Design top_level, start of the top module:
module top_level
#(parameter WIDTH = 8)
(
	input clk, rst, init, finish, ack,
	input [WIDTH-1:0]
		ori_0,
		ori_1,
		ori_2,
		ori_3,
		ori_4,
		ori_5,
		ori_6,
		ori_7,
		ori_8,
		ori_9,
		ori_10,
		ori_11,
		ori_12,
		ori_13,
		ori_14,
		ori_15,
		ori_16,
		ori_17,
		ori_18,
		ori_19,
		ori_20,
		ori_21,
		ori_22,
		ori_23,
		ori_24,
		ori_25,
		ori_26,
		ori_27,
		ori_28,
		ori_29,
		ori_30,
		ori_31,
		can_0,
		can_1,
		can_2,
		can_3,
		can_4,
		can_5,
		can_6,
		can_7,
		can_8,
		can_9,
		can_10,
		can_11,
		can_12,
		can_13,
		can_14,
		can_15,
		can_16,
		can_17,
		can_18,
		can_19,
		can_20,
		can_21,
		can_22,
		can_23,
		can_24,
		can_25,
		can_26,
		can_27,
		can_28,
		can_29,
		can_30,
		can_31,
	output done,
	output [WIDTH+4:0] out_sad
	);
For scale: ~8,200 cells after synthesis, ~610 flip-flops, roughly 530 I/O pins, ~55,000 um^2 of cells after synthesis.
make LEC_CHECK=0 ABC_AREA=1 CAP_MARGIN=20 CELL_PAD_IN_SITES_GLOBAL_PLACEMENT=0 CORE_ASPECT_RATIO=0.88 CORE_MARGIN=2 CORE_UTILIZATION=72 MAX_ROUTING_LAYER=met4 PLACE_DENSITY=0.92 SETUP_SLACK_MARGIN=1.33 SLEW_MARGIN=5 finish   # period 4.65 ns
run.sh (not shown) runs the stock make flow with config.mk's settings and CLKGATE_MAP_FILE=.
The starting point did not get past global routing (5_1_grt) on GRT-0232.
==> next run, changes <==
Settings changed: ABC_AREA 1 to default, CELL_PAD_IN_SITES_GLOBAL_PLACEMENT 0 to default, CORE_ASPECT_RATIO 0.88 to default, CORE_UTILIZATION 72 to 40, MAX_ROUTING_LAYER met4 to default, PLACE_DENSITY 0.92 to default, SETUP_SLACK_MARGIN 1.33 to default, SLEW_MARGIN 5 to 20.
Clock period 4.65 ns to 8.25 ns, I/O delays scaled along.
This time the run finished clean.
Area after synthesis is lower by 7.4%.
Synthesized cell count is lower by 25%.
Die area goes up by 66%.

========
top_level again, from the RTL that the note above started with.
Settings: LEC_CHECK=0, ABC_AREA=1, CAP_MARGIN=5, CORE_ASPECT_RATIO=0.93, CORE_MARGIN=2, CORE_UTILIZATION=72, CTS_CLUSTER_SIZE=58, GPL_ROUTABILITY_DRIVEN=0, MAX_ROUTING_LAYER=met4, SLEW_MARGIN=20, TNS_END_PERCENT=95; clock period 5.69 ns.
The starting point completed with no timing, DRC or antenna violations.
Edit:
--- a/flow/config.mk
+++ b/flow/config.mk
@@ -8,3 +8 @@
-export ABC_AREA = 1
-export CAP_MARGIN = 5
-export CORE_ASPECT_RATIO = 0.93
+export CAP_MARGIN = 20
@@ -13,3 +11 @@
-export CTS_CLUSTER_SIZE = 58
-export GPL_ROUTABILITY_DRIVEN = 0
-export MAX_ROUTING_LAYER = met4
+export PLACE_DENSITY = 0.66
@@ -17 +12,0 @@
-export TNS_END_PERCENT = 95
==> flow/constraint.sdc (replaced) <==
create_clock -name core_clock -period 5.2 [get_ports {clk}]
set_input_delay 1.0400 -clock core_clock [delete_from_list [all_inputs] [get_ports {clk}]]
set_output_delay 1.0400 -clock core_clock [all_outputs]
set_load 0.01 [all_outputs]
What happened:
- Now the flow produced a layout that fails on setup timing
- setup slack is worse by 0.94 ns
- fmax drops by about 8%
- cell area drops by about 4%
- die area goes down by 7.3%
Edit:
--- a/flow/config.mk
+++ b/flow/config.mk
@@ -8 +8 @@
-export CAP_MARGIN = 20
+export CAP_MARGIN = 5
@@ -11 +11,2 @@
-export PLACE_DENSITY = 0.66
+export PLACE_DENSITY = 0.64
+export SETUP_SLACK_MARGIN = 1.47
==> flow/constraint.sdc (replaced) <==
create_clock -name core_clock -period 5.27 [get_ports {clk}]
set_input_delay 1.0540 -clock core_clock [delete_from_list [all_inputs] [get_ports {clk}]]
set_output_delay 1.0540 -clock core_clock [all_outputs]
set_load 0.01 [all_outputs]
The changed run reached the layout checks and failed them: setup timing.
Final area goes up by about 8%.
Setup slack loses 0.11 ns.
Final cell count goes up by about 2%.
Utilization goes up by 6.8 points.
Edit:
--- a/flow/config.mk
+++ b/flow/config.mk
@@ -8 +8 @@
-export CAP_MARGIN = 5
+export CAP_MARGIN = 20
@@ -10,3 +10 @@
-export CORE_UTILIZATION = 72
-export PLACE_DENSITY = 0.64
-export SETUP_SLACK_MARGIN = 1.47
+export CORE_UTILIZATION = 37
==> flow/constraint.sdc (replaced) <==
create_clock -name core_clock -period 7.91 [get_ports {clk}]
set_input_delay 1.5820 -clock core_clock [delete_from_list [all_inputs] [get_ports {clk}]]
set_output_delay 1.5820 -clock core_clock [all_outputs]
set_load 0.01 [all_outputs]
Now the flow produced a clean layout.
First-iteration DRC count went down by 72%.
Global-route usage went down by 23 points.
Worst setup slack is better by 2.4 ns.
Register-to-register slack is better by 2.4 ns.
Edit:
--- a/flow/config.mk
+++ b/flow/config.mk
@@ -7,0 +8 @@
+export ABC_AREA = 1
@@ -10 +11,2 @@
-export CORE_UTILIZATION = 37
+export CORE_UTILIZATION = 59
+export PLACE_DENSITY = 0.36
==> flow/constraint.sdc (replaced) <==
create_clock -name core_clock -period 3.25 [get_ports {clk}]
set_input_delay 0.6500 -clock core_clock [delete_from_list [all_inputs] [get_ports {clk}]]
set_output_delay 0.6500 -clock core_clock [all_outputs]
set_load 0.01 [all_outputs]
After rerunning: Now the flow ran to the end with violations: setup timing; global-route usage goes up by 14 points; synthesized cell count went up by a quarter to a third; via count rose by a quarter to a third; clock skew is higher by 0.0044 ns; cell area climbs by a quarter to a third; wire length grows by about a fifth.

========
raven:
top_level again, from the RTL that the note above started with.
make LEC_CHECK=0 CAP_MARGIN=20 CELL_PAD_IN_SITES_GLOBAL_PLACEMENT=0 CORE_ASPECT_RATIO=0.69 CORE_MARGIN=2 CORE_UTILIZATION=66 CTS_CLUSTER_SIZE=35 MAX_ROUTING_LAYER=met4 SETUP_SLACK_MARGIN=2.04 SLEW_MARGIN=5 finish   # period 7.09 ns
raven closes out successfully: all stages finished, all timing, DRC and antenna checks passed.
The following lists how pepper was set up differently from raven:
==> flow/config.mk <==
export PLATFORM = sky130hd
export DESIGN_NAME = top_level
export DESIGN_NICKNAME = top_level
export VERILOG_FILES = /design/flow/design.v
export SDC_FILE = /design/flow/constraint.sdc
export NUM_CORES = 4
export LEC_CHECK = 0
export CAP_MARGIN = 20
export CORE_MARGIN = 2
export CORE_UTILIZATION = 40
export SLEW_MARGIN = 20
==> flow/constraint.sdc <==
create_clock -name core_clock -period 5.8 [get_ports {clk}]
set_input_delay 1.1600 -clock core_clock [delete_from_list [all_inputs] [get_ports {clk}]]
set_output_delay 1.1600 -clock core_clock [all_outputs]
set_load 0.01 [all_outputs]
Results
[compare] base=raven new=pepper: initial antenna violation count decreased by 4 relative to the old numbers, global-route usage decreased by 13 points relative to the old numbers, critical path depth decreased by 1 relative to the old numbers.
#### Input delta (juniper over pepper)
diff --git a/flow/config.mk b/flow/config.mk
--- a/flow/config.mk
+++ b/flow/config.mk
@@ -7,5 +7,7 @@
 export LEC_CHECK = 0
-export CAP_MARGIN = 20
+export CAP_MARGIN = 0
 export CORE_MARGIN = 2
-export CORE_UTILIZATION = 40
+export CORE_UTILIZATION = 72
+export PLACE_DENSITY = 0.66
+export SETUP_SLACK_MARGIN = 0.64
 export SLEW_MARGIN = 20
==> flow/constraint.sdc <==
create_clock -name core_clock -period 5.2 [get_ports {clk}]
set_input_delay 1.0400 -clock core_clock [delete_from_list [all_inputs] [get_ports {clk}]]
set_output_delay 1.0400 -clock core_clock [all_outputs]
set_load 0.01 [all_outputs]
--- outcome ---
- In juniper the implementation ran to completion but is not tape-out ready, as the final checks report setup timing.
- Summary of juniper over pepper: proportion of cell area occupied by multi-input gates saw an increase; critical path depth saw an increase; clock period minus final worst setup slack saw an increase; standard-cell row count saw a decrease; via count saw an increase.
- Of the two values seen for critical path endpoint, b_SAD_4x8.reg_total_sum[9] was produced by juniper and b_SAD_4x8.reg_total_sum[12] by pepper.
For garnet, these inputs were changed with respect to juniper:
diff --git a/flow/config.mk b/flow/config.mk
--- a/flow/config.mk
+++ b/flow/config.mk
@@ -7,7 +7,8 @@
 export LEC_CHECK = 0
-export CAP_MARGIN = 0
+export ABC_AREA = 1
+export CAP_MARGIN = 20
 export CORE_MARGIN = 2
 export CORE_UTILIZATION = 72
-export PLACE_DENSITY = 0.66
-export SETUP_SLACK_MARGIN = 0.64
+export CTS_CLUSTER_DIAMETER = 373
+export CTS_CLUSTER_SIZE = 93
 export SLEW_MARGIN = 20
==> flow/constraint.sdc <==
create_clock -name core_clock -period 2.69 [get_ports {clk}]
set_input_delay 0.5380 -clock core_clock [delete_from_list [all_inputs] [get_ports {clk}]]
set_output_delay 0.5380 -clock core_clock [all_outputs]
set_load 0.01 [all_outputs]
## What came out
What juniper reported for synthesized chip area reported by yosys has to be multiplied by 1.08 to get the figure for garnet. Compare garnet and juniper | die footprint lower: juniper. garnet: DPL-0033 in clock tree synthesis (4_1_cts) -> run aborted. Diff juniper -> garnet | synthesized-area fraction occupied by xor and xnor cells | increase of 0.78 points. Width of the chip (higher): garnet. Net count after synthesis in garnet is 2,040 above juniper. Going from juniper to garnet, post-synthesis adder-cell area fraction went down; initial standard-cell utilization of the core did not really move.
